// ixu_mc_pipe
module ixu_mc_pipe (
    input  wire         core_clock_i,
    input  wire         core_flush_i,
    input  wire  [17:0] data_i,
    input  wire         valid_i,
    output logic        busy_o,
    output wire  [ 5:0] rs1_o,
    output wire  [ 5:0] rs2_o,
    input  wire  [31:0] rs1_data_i,
    input  wire  [31:0] rs2_data_i,
    output wire  [ 4:0] rob_o,
    input  wire  [ 6:0] opcode_i,
    input  wire  [ 6:0] ins_type,
    input  wire         imm_i,
    input  wire  [31:0] immediate_i,
    input  wire  [ 5:0] dest_i,
    output logic [ 5:0] wakeup_dest,
    output logic        wakeup_valid,
    output logic [ 5:0] l_wakeup_dest,
    output logic        l_wakeup_valid,
    output logic [ 5:0] ixu_mc_ex_dest,
    output logic [31:0] ixu_mc_ex_data,
    output logic        ixu_mc_ex_valid,
    output logic [ 5:0] ixu_mc_wb_dest,
    output logic [31:0] ixu_mc_wb_data,
    output logic        ixu_mc_wb_valid,
    output wire  [ 4:0] pmu_ins_id_o,
    output wire         pmu_ins_valid_o
);
For scale: roughly 310 flip-flops, ~250 I/O pins.
make LEC_CHECK=0 CAP_MARGIN=20 CORE_MARGIN=2 CORE_UTILIZATION=72 CTS_CLUSTER_DIAMETER=336 CTS_CLUSTER_SIZE=96 PLACE_DENSITY=0.38 SETUP_SLACK_MARGIN=0.4 SLEW_MARGIN=20 finish   # period 6.93 ns
run.sh (not shown) runs the stock make flow with config.mk's settings and CLKGATE_MAP_FILE=.
The baseline stopped in 5_1_grt.
Next try:
- CORE_UTILIZATION: 72 -> 40
- CTS_CLUSTER_DIAMETER: 336 -> unset
- CTS_CLUSTER_SIZE: 96 -> unset
- PLACE_DENSITY: 0.38 -> unset
- clock period: 6.93 -> 12.3 ns (I/O delays scaled with it)
Now the flow went through all stages and came out clean.
Synthesized cell count stays the same.
Die area climbs by 79%.
Synthesized area is unchanged.

Starting RTL as in the previous note.
clock: 5.35 ns
lec_check: 0
cap_margin: 20
cell_pad_in_sites_detail_placement: 2
core_margin: 6
core_utilization: 50
cts_cluster_diameter: 122
cts_cluster_size: 60
gpl_routability_driven: 0
gpl_timing_driven: 0
place_density: 0.84
slew_margin: 20
tns_end_percent: 25
The baseline aborted during detailed placement (3_5_place_dp).
Then changed:
- CELL_PAD_IN_SITES_DETAIL_PLACEMENT: 2 -> not set
- CORE_MARGIN: 6 -> 2
- CORE_UTILIZATION: 50 -> 66
- CTS_CLUSTER_DIAMETER: 122 -> not set
- CTS_CLUSTER_SIZE: 60 -> not set
- GPL_ROUTABILITY_DRIVEN: 0 -> not set
- GPL_TIMING_DRIVEN: 0 -> not set
- MAX_ROUTING_LAYER: not set -> met4
- PLACE_DENSITY: 0.84 -> not set
- SETUP_SLACK_MARGIN: not set -> 1.1
- TNS_END_PERCENT: 25 -> not set
- clock period: 5.35 -> 9.0 ns (I/O delays scaled with it)
Outcome: The new run went through all stages and came out clean; die area came out lower by about 27%; synthesized area stays the same; synthesized cell count does not change.
Then changed:
- CTS_CLUSTER_SIZE: not set -> 61
- MAX_ROUTING_LAYER: met4 -> not set
- SETUP_SLACK_MARGIN: 1.1 -> 0.4
- clock period: 9.0 -> 8.19 ns (I/O delays scaled with it)
After rerunning: Now the flow produced a layout that fails on negative setup slack. Clock skew came out lower by 42 ps. Hold slack is worse by 4.2 ps. Non-clock buffer count came out higher by 199. Via count came out higher by 6.4%.

ixu_mc_pipe again, from the RTL that the note above started with.
clock: 5.35 ns
lec_check: 0
cap_margin: 20
cell_pad_in_sites_detail_placement: 2
core_margin: 8
core_utilization: 50
cts_cluster_diameter: 122
cts_cluster_size: 79
gpl_routability_driven: 0
gpl_timing_driven: 0
place_density: 0.84
slew_margin: 20
tns_end_percent: 65
The baseline aborted during detailed placement.
==> next run, changes <==
==> flow/config.mk (replaced) <==
export PLATFORM = sky130hd
export DESIGN_NAME = ixu_mc_pipe
export DESIGN_NICKNAME = ixu_mc_pipe
export VERILOG_FILES = /design/flow/design.v
export SDC_FILE = /design/flow/constraint.sdc
export NUM_CORES = 4
export LEC_CHECK = 0
export CAP_MARGIN = 20
export CORE_MARGIN = 2
export CORE_UTILIZATION = 28
export SETUP_SLACK_MARGIN = 0.4
export SLEW_MARGIN = 20
==> flow/constraint.sdc (replaced) <==
create_clock -name core_clock -period 8.63 [get_ports {core_clock_i}]
set_input_delay 1.7260 -clock core_clock [delete_from_list [all_inputs] [get_ports {core_clock_i}]]
set_output_delay 1.7260 -clock core_clock [all_outputs]
set_load 0.01 [all_outputs]
The new run finished clean.
Die size climbs by about 70%.
Area after synthesis does not change.
Synthesized cell count does not change.
==> next run, changes <==
--- a/flow/config.mk
+++ b/flow/config.mk
@@ -10 +10 @@
-export CORE_UTILIZATION = 28
+export CORE_UTILIZATION = 40
==> flow/constraint.sdc (replaced) <==
create_clock -name core_clock -period 9.0 [get_ports {core_clock_i}]
set_input_delay 1.8000 -clock core_clock [delete_from_list [all_inputs] [get_ports {core_clock_i}]]
set_output_delay 1.8000 -clock core_clock [all_outputs]
set_load 0.01 [all_outputs]
Non-clock buffer count came out lower by 170; die size decreases by 30%; hold slack hardly moves; sequential share of layout area came out higher by 0.48 points; via count drops by 1.5%; count of clock-buffer cells in the layout rose by 4.
==> next run, changes <==
--- a/flow/config.mk
+++ b/flow/config.mk
@@ -10 +10,2 @@
-export CORE_UTILIZATION = 40
+export CORE_UTILIZATION = 70
+export CTS_CLUSTER_SIZE = 37
==> flow/constraint.sdc (replaced) <==
create_clock -name core_clock -period 7.38 [get_ports {core_clock_i}]
set_input_delay 1.4760 -clock core_clock [delete_from_list [all_inputs] [get_ports {core_clock_i}]]
set_output_delay 1.4760 -clock core_clock [all_outputs]
set_load 0.01 [all_outputs]
What happened:
- The new run stopped in global routing
- die size went down by 42%
- synthesized cell count stays the same
- synthesized area is unchanged
==> next run, changes <==
--- a/flow/config.mk
+++ b/flow/config.mk
@@ -10,3 +10,2 @@
-export CORE_UTILIZATION = 70
-export CTS_CLUSTER_SIZE = 37
-export SETUP_SLACK_MARGIN = 0.4
+export CORE_UTILIZATION = 64
+export SETUP_SLACK_MARGIN = 1.4
==> flow/constraint.sdc (replaced) <==
create_clock -name core_clock -period 7.18 [get_ports {core_clock_i}]
set_input_delay 1.4360 -clock core_clock [delete_from_list [all_inputs] [get_ports {core_clock_i}]]
set_output_delay 1.4360 -clock core_clock [all_outputs]
set_load 0.01 [all_outputs]
Outcome: With this change the flow reached the layout checks and failed them: setup timing. Die area increases by 9.2%. Synthesized cell count stays the same. Area after synthesis stays the same.
==> next run, changes <==
--- a/flow/config.mk
+++ b/flow/config.mk
@@ -10,2 +10,3 @@
-export CORE_UTILIZATION = 64
-export SETUP_SLACK_MARGIN = 1.4
+export CORE_UTILIZATION = 70
+export CTS_CLUSTER_SIZE = 36
+export SETUP_SLACK_MARGIN = -0.72
With this change the flow aborted during global routing.
Die area is lower by about 8%.
Synthesized cell count is unchanged.
Area after synthesis does not change.
